// fpu
module fpu #(
    parameter DATA_WIDTH = 32,
    parameter INST_WIDTH = 1
)(
    input                   i_clk,
    input                   i_rst_n,
    input  [DATA_WIDTH-1:0] i_data_a,
    input  [DATA_WIDTH-1:0] i_data_b,
    input  [INST_WIDTH-1:0] i_inst,
    input                   i_valid,
    output [DATA_WIDTH-1:0] o_data,
    output                  o_valid
);
export LEC_CHECK = 0
export CAP_MARGIN = 20
export CORE_MARGIN = 10
export CORE_UTILIZATION = 66
export CTS_CLUSTER_DIAMETER = 272
export CTS_CLUSTER_SIZE = 96
export HOLD_SLACK_MARGIN = 0.06
export MAX_ROUTING_LAYER = met4
export MIN_ROUTING_LAYER = met1
export PLACE_DENSITY = 0.42
export SETUP_SLACK_MARGIN = -1.51
export SLEW_MARGIN = 25
export TNS_END_PERCENT = 5
create_clock -name core_clock -period 21.5 [get_ports {i_clk}]
run.sh (not shown) runs the stock make flow with config.mk's settings and CLKGATE_MAP_FILE=.
The first run went through all stages and came out clean.
Then changed:
CORE_MARGIN = 2   (was 10)
CORE_UTILIZATION = 40   (was 66)
CTS_CLUSTER_DIAMETER = not set   (was 272)
CTS_CLUSTER_SIZE = not set   (was 96)
HOLD_SLACK_MARGIN = not set   (was 0.06)
MAX_ROUTING_LAYER = not set   (was met4)
MIN_ROUTING_LAYER = not set   (was met1)
PLACE_DENSITY = not set   (was 0.42)
SETUP_SLACK_MARGIN = not set   (was -1.51)
SLEW_MARGIN = 20   (was 25)
TNS_END_PERCENT = not set   (was 5)
clock period = 13.8 ns   (was 21.5 ns; I/O delays follow)
Worst setup slack is worse by 4.2 ns.
Sequential share of layout area drops by 0.27 points.
Count of clock-buffer cells in the layout decreases by 2.
Utilization goes down by 21 points.
Cell count rises by about 21%.
Flip-flop count is unchanged.
Then changed:
CORE_UTILIZATION = 56   (was 40)
Outcome: Design area went down by 9.2%. Critical path depth went up by 1. Die size went down by 28%. Count of clock-buffer cells in the layout went up by 2.
Then changed:
CORE_UTILIZATION = 50   (was 56)
SETUP_SLACK_MARGIN = 2.23   (was not set)
clock period = 7.67 ns   (was 13.8 ns; I/O delays follow)
The new run reached the layout checks and failed them: setup timing; worst setup slack loses 3.8 ns; core utilization rises by 13 points; via count rose by about 18%.

Starting RTL as in the previous note.
clock: 21.5 ns
lec_check: 0
cap_margin: 20
core_margin: 4
core_utilization: 16
cts_cluster_diameter: 334
min_routing_layer: met2
place_density_lb_addon: 0.19
slew_margin: 20
tns_end_percent: 100
==> next run, changes <==
--- a/flow/config.mk
+++ b/flow/config.mk
@@ -8,3 +8,3 @@
 export CAP_MARGIN = 20
-export CORE_MARGIN = 4
+export CORE_MARGIN = 2
 export CORE_UTILIZATION = 16
@@ -12,4 +12,5 @@
 export MIN_ROUTING_LAYER = met2
-export PLACE_DENSITY_LB_ADDON = 0.19
-export SLEW_MARGIN = 20
+export PLACE_DENSITY_LB_ADDON = 0.09
+export SETUP_SLACK_MARGIN = -1.51
+export SLEW_MARGIN = 25
 export TNS_END_PERCENT = 100
=>
- The changed run finished clean
- worst hold slack is worse by 0.075 ns
- maximum frequency went up by a few percent
- die size went down slightly
- routed wire length went up by a few percent
- via count barely changes
- final area stays flat
- critical path depth went up by 1
- count of clock-buffer cells in the layout went down by 1

Starting RTL as in the previous note.
Settings: LEC_CHECK=0, CAP_MARGIN=20, CORE_MARGIN=2, CORE_UTILIZATION=72, CTS_CLUSTER_DIAMETER=375, CTS_CLUSTER_SIZE=24, SETUP_SLACK_MARGIN=-0.73, SLEW_MARGIN=20, TNS_END_PERCENT=5; clock period 7.67 ns.
The baseline did not get past detailed placement (3_5_place_dp), error DPL-0033.
Next try:
--- a/flow/config.mk
+++ b/flow/config.mk
@@ -10,4 +10,2 @@
-export CORE_UTILIZATION = 72
-export CTS_CLUSTER_DIAMETER = 375
-export CTS_CLUSTER_SIZE = 24
-export SETUP_SLACK_MARGIN = -0.73
+export CORE_UTILIZATION = 59
+export SETUP_SLACK_MARGIN = -1.15
==> flow/constraint.sdc (replaced) <==
create_clock -name core_clock -period 14.0 [get_ports {i_clk}]
set_input_delay 2.8000 -clock core_clock [delete_from_list [all_inputs] [get_ports {i_clk}]]
set_output_delay 2.8000 -clock core_clock [all_outputs]
set_load 0.01 [all_outputs]
What happened: This time the run completed, yet does not pass: negative setup slack; synthesized area is unchanged; synthesized cell count stays the same; die size rises by about a fifth.
Next try:
--- a/flow/config.mk
+++ b/flow/config.mk
@@ -10,2 +10,2 @@
-export CORE_UTILIZATION = 59
-export SETUP_SLACK_MARGIN = -1.15
+export CORE_UTILIZATION = 72
+export CTS_CLUSTER_SIZE = 33
@@ -13 +12,0 @@
-export TNS_END_PERCENT = 5
==> flow/constraint.sdc (replaced) <==
create_clock -name core_clock -period 10.8 [get_ports {i_clk}]
set_input_delay 2.1600 -clock core_clock [delete_from_list [all_inputs] [get_ports {i_clk}]]
set_output_delay 2.1600 -clock core_clock [all_outputs]
set_load 0.01 [all_outputs]
Effect: The new run never finished: it broke off in detailed placement (3_5_place_dp) with DPL-0033; synthesized area stays the same; die area falls by 18%; synthesized cell count does not change.
Next try:
--- a/flow/config.mk
+++ b/flow/config.mk
@@ -7,0 +8 @@
+export ABC_AREA = 1
@@ -11 +12 @@
-export CTS_CLUSTER_SIZE = 33
+export CTS_CLUSTER_SIZE = 100
==> flow/constraint.sdc (replaced) <==
create_clock -name core_clock -period 17.3 [get_ports {i_clk}]
set_input_delay 3.4600 -clock core_clock [delete_from_list [all_inputs] [get_ports {i_clk}]]
set_output_delay 3.4600 -clock core_clock [all_outputs]
set_load 0.01 [all_outputs]
Outcome: Now the flow finished clean. Synthesized cell count is higher by about 30%. Synthesized area came out higher by about 3.5%. Die area is higher by 3.4%.

== old ==
The RTL this note starts from:
==> flow/design.v <==
module fpu #(
    parameter DATA_WIDTH = 32,
    parameter INST_WIDTH = 1
)(
    input                   i_clk,
    input                   i_rst_n,
    input  [DATA_WIDTH-1:0] i_data_a,
    input  [DATA_WIDTH-1:0] i_data_b,
    input  [INST_WIDTH-1:0] i_inst,
    input                   i_valid,
    output [DATA_WIDTH-1:0] o_data,
    output                  o_valid
);
    reg [DATA_WIDTH-1:0] o_data_r, o_data_w; 
    reg                  o_valid_r, o_valid_w;
    wire [30:23]          i_expo_a, i_expo_b;
    wire [22:0]           i_frag_a, i_frag_b;
    reg [30:23]           i_expo_sub;
    reg [30:23]           o_expo;
    wire                  i_sign_a, i_sign_b;
    reg [46:0]            i_frag_aa, i_frag_bb;
    reg [23:0]            i_frag_a1, i_frag_b1;
    reg [46:0]            i_frag_af, i_frag_bf;
    reg [47:0]            i_frag_o, i_frag_ma, i_frag_mb;
    reg [22:0]            i_frag_oo;
    assign o_data = o_data_r;   
    assign o_valid = o_valid_r;
    assign i_expo_a = i_data_a[30:23];
    assign i_expo_b = i_data_b[30:23];
    assign i_frag_a = i_data_a[22:0];
    assign i_frag_b = i_data_b[22:0];
    assign i_sign_a = i_data_a[DATA_WIDTH-1];
    assign i_sign_b = i_data_b[DATA_WIDTH-1];
    always @(*) begin
        i_expo_sub = 8'd0;
        o_expo     = 8'd0;
        i_frag_aa  = 47'd0;
        i_frag_bb  = 47'd0;
        i_frag_a1  = 24'd0;
        i_frag_b1  = 24'd0;
        i_frag_af  = 47'd0;
        i_frag_bf  = 47'd0;
        i_frag_o   = 48'd0;
        i_frag_ma  = 48'd0;
        i_frag_mb  = 48'd0;
        i_frag_oo  = 23'd0;
        if (i_valid) begin     
            case (i_inst) 
                1'd0: begin   
                    i_frag_a1 = {1'b1, i_frag_a};
                    i_frag_b1 = {1'b1, i_frag_b};
                    if (i_expo_a > i_expo_b) begin 
                        i_expo_sub = i_expo_a - i_expo_b;
                        i_frag_bf = {i_frag_b1, 23'b0};
                        i_frag_bb = i_frag_bf >> i_expo_sub;
                        i_frag_aa = {i_frag_a1, 23'b0};
                        o_expo = i_expo_a;
                    end
                    else begin
                        i_expo_sub = i_expo_b - i_expo_a;
                        i_frag_af = {i_frag_a1, 23'b0};
                        i_frag_aa = i_frag_af >> i_expo_sub;
                        i_frag_bb = {i_frag_b1, 23'b0};
                        o_expo = i_expo_b;
                    end
                    if (i_sign_a ^ i_sign_b) begin                        
                        if (i_frag_aa > i_frag_bb) begin
                            i_frag_o = i_frag_aa - i_frag_bb;
                            o_data_w[DATA_WIDTH-1] = i_sign_a;
                        end
                        else begin
                            i_frag_o = i_frag_bb - i_frag_aa;
                            o_data_w[DATA_WIDTH-1] = i_sign_b;
                        end
                        if (i_frag_o[46] == 1) begin
                            if (i_frag_o[22] == 1)
                                o_data_w[22:0] = i_frag_o[45:23]+1;
                            else
                                o_data_w[22:0] = i_frag_o[45:23];
                            o_data_w[30:23] = o_expo;
                        end
                        else if (i_frag_o[45] == 1) begin
                            if (i_frag_o[21] == 1)
                                o_data_w[22:0] = i_frag_o[44:22]+1;
                            else
                                o_data_w[22:0] = i_frag_o[44:22];
                            o_data_w[30:23] = o_expo - 1;
                        end
                        else if (i_frag_o[44] == 1) begin
                            if (i_frag_o[20] == 1)
                                o_data_w[22:0] = i_frag_o[43:21]+1;
                            else
                                o_data_w[22:0] = i_frag_o[43:21];
                            o_data_w[30:23] = o_expo - 2;
                        end
                        else if (i_frag_o[43] == 1) begin
                            if (i_frag_o[19] == 1)
                                o_data_w[22:0] = i_frag_o[42:20]+1;
                            else
                                o_data_w[22:0] = i_frag_o[42:20];
                            o_data_w[30:23] = o_expo - 3;
                        end
                        else if (i_frag_o[42] == 1) begin
                            if (i_frag_o[18] == 1)
                                o_data_w[22:0] = i_frag_o[41:19]+1;
                            else
                                o_data_w[22:0] = i_frag_o[41:19];
                            o_data_w[30:23] = o_expo - 4;
                        end
                        else begin
                            o_data_w[22:0] = i_frag_o[39:17];
                            o_data_w[30:23] = o_expo;                               
                        end
                    end
                    else begin
                        i_frag_o = i_frag_aa + i_frag_bb;
                        if (i_frag_o[47] == 1) begin
                            if (i_frag_o[23] == 1)
                                o_data_w[22:0] = i_frag_o[46:24]+1;
                            else
                                o_data_w[22:0] = i_frag_o[46:24];
                            o_data_w[30:23] = o_expo + 1;
                        end
                        else if (i_frag_o[46] == 1) begin
                            if (i_frag_o[22] == 1)
                                o_data_w[22:0] = i_frag_o[45:23] + 1;
                            else
                                o_data_w[22:0] = i_frag_o[45:23];
                            o_data_w[30:23] = o_expo;
                        end
                        else begin
                            o_data_w[22:0] = i_frag_o[44:12];
                            o_data_w[30:23] = o_expo - 1;
                        end
                        o_data_w[DATA_WIDTH-1] = i_sign_a;
                    end
                    o_valid_w = 1;                    
                end
                1'd1: begin
                    o_expo = i_expo_a + i_expo_b - 127;
                    o_data_w[DATA_WIDTH-1] = i_sign_a ^ i_sign_b;
                    i_frag_ma[47:24] = 24'd0;
                    i_frag_ma[23] = 1;
                    i_frag_ma[22:0] = i_frag_a;
                    i_frag_mb[47:24] = 24'd0;
                    i_frag_mb[23] = 1;
                    i_frag_mb[22:0] = i_frag_b;
                    i_frag_o = i_frag_ma * i_frag_mb;
                    if (i_frag_o[22] && i_frag_o[21]) begin
                        i_frag_o[47:23] = i_frag_o[47:23] + 1;
                    end
                    else if (i_frag_o[22] && ~i_frag_o[21]) begin 
                        i_frag_o[20] = |i_frag_o[20:0]? 1 : 0;  
                        if (i_frag_o[20] == 1)
                            i_frag_o[47:23] = i_frag_o[47:23] + 1;
                        else if (i_frag_o[23] == 1)
                            i_frag_o[47:23] = i_frag_o[47:23] + 1;
                    end
                    if (i_frag_o[47] || ~i_frag_o[46]) begin
                        if (i_frag_o[47]) begin
                            i_frag_o = i_frag_o >> 1;
                            o_expo = o_expo + 1;   
                        end  
                        if (i_frag_o[22] && i_frag_o[21]) begin
                            i_frag_o[47:23] = i_frag_o[47:23] + 1;
                        end
                        else if (i_frag_o[22] && ~i_frag_o[21]) begin 
                            i_frag_o[20] = |i_frag_o[20:0]? 1 : 0;  
                            if (i_frag_o[20] == 1)
                                i_frag_o[47:23] = i_frag_o[47:23] + 1;
                            else if (i_frag_o[23] == 1)
                                i_frag_o[47:23] = i_frag_o[47:23] + 1;
                        end
                    end
                    o_data_w[22:0] = i_frag_o[45:23];
                    o_data_w[30:23] = o_expo;
                    o_valid_w = 1;    
                end
                default: begin
                    o_data_w     = 0;
                    o_valid_w    = 1;  
                end  
            endcase
        end else begin
            o_data_w     = 0; 
            o_valid_w    = 0;  
        end
    end
    always @(posedge i_clk or negedge i_rst_n) begin
        if(~i_rst_n) begin    
            o_data_r <= 0;
            o_valid_r <= 0;
        end else begin
            o_data_r <= o_data_w;
            o_valid_r <= o_valid_w;
        end
    end
endmodule
Settings: LEC_CHECK=0, CAP_MARGIN=20, CORE_ASPECT_RATIO=0.5, CORE_MARGIN=5, CORE_UTILIZATION=46, CTS_CLUSTER_DIAMETER=272, CTS_CLUSTER_SIZE=96, HOLD_SLACK_MARGIN=0.06, MIN_ROUTING_LAYER=met1, PLACE_DENSITY=0.42, SETUP_SLACK_MARGIN=-1.51, SLEW_MARGIN=25, TNS_END_PERCENT=5; clock period 21.5 ns.
Both conditions hold for old: the flow ran to the end and the final layout passed the timing, design-rule and antenna checks.
Modified inputs, new compared to old
# old
export LEC_CHECK = 0
export CAP_MARGIN = 20
export CORE_ASPECT_RATIO = 0.5
export CORE_MARGIN = 5
export CORE_UTILIZATION = 46
export CTS_CLUSTER_DIAMETER = 272
export CTS_CLUSTER_SIZE = 96
export HOLD_SLACK_MARGIN = 0.06
export MIN_ROUTING_LAYER = met1
export PLACE_DENSITY = 0.42
export SETUP_SLACK_MARGIN = -1.51
export SLEW_MARGIN = 25
export TNS_END_PERCENT = 5
create_clock -name core_clock -period 21.5 [get_ports {i_clk}]
# new
export LEC_CHECK = 0
export CAP_MARGIN = 20
export CORE_MARGIN = 2
export CORE_UTILIZATION = 72
export CTS_CLUSTER_DIAMETER = 334
export MIN_ROUTING_LAYER = met1
export PLACE_DENSITY = 0.65
export SETUP_SLACK_MARGIN = -1.51
export SLEW_MARGIN = 25
export TNS_END_PERCENT = 100
create_clock -name core_clock -period 9.54 [get_ports {i_clk}]
--- outcome ---
old closes out successfully: all stages finished, all timing, DRC and antenna checks passed.
Stage in which a tool error killed new: 4_1_cts.
new against old: minimum setup slack after placement now smaller, die size lost 37000 um2.
Compared to old, new has post-placement cell area about 28% higher.
Comparing old and new, the lower final estimated routing congestion in global placement is on old.
Between new and old, it is new whose die extent in x is lower, by 44%.
What new reported for cell count after placement has to be multiplied by 0.854 to get the figure for old.
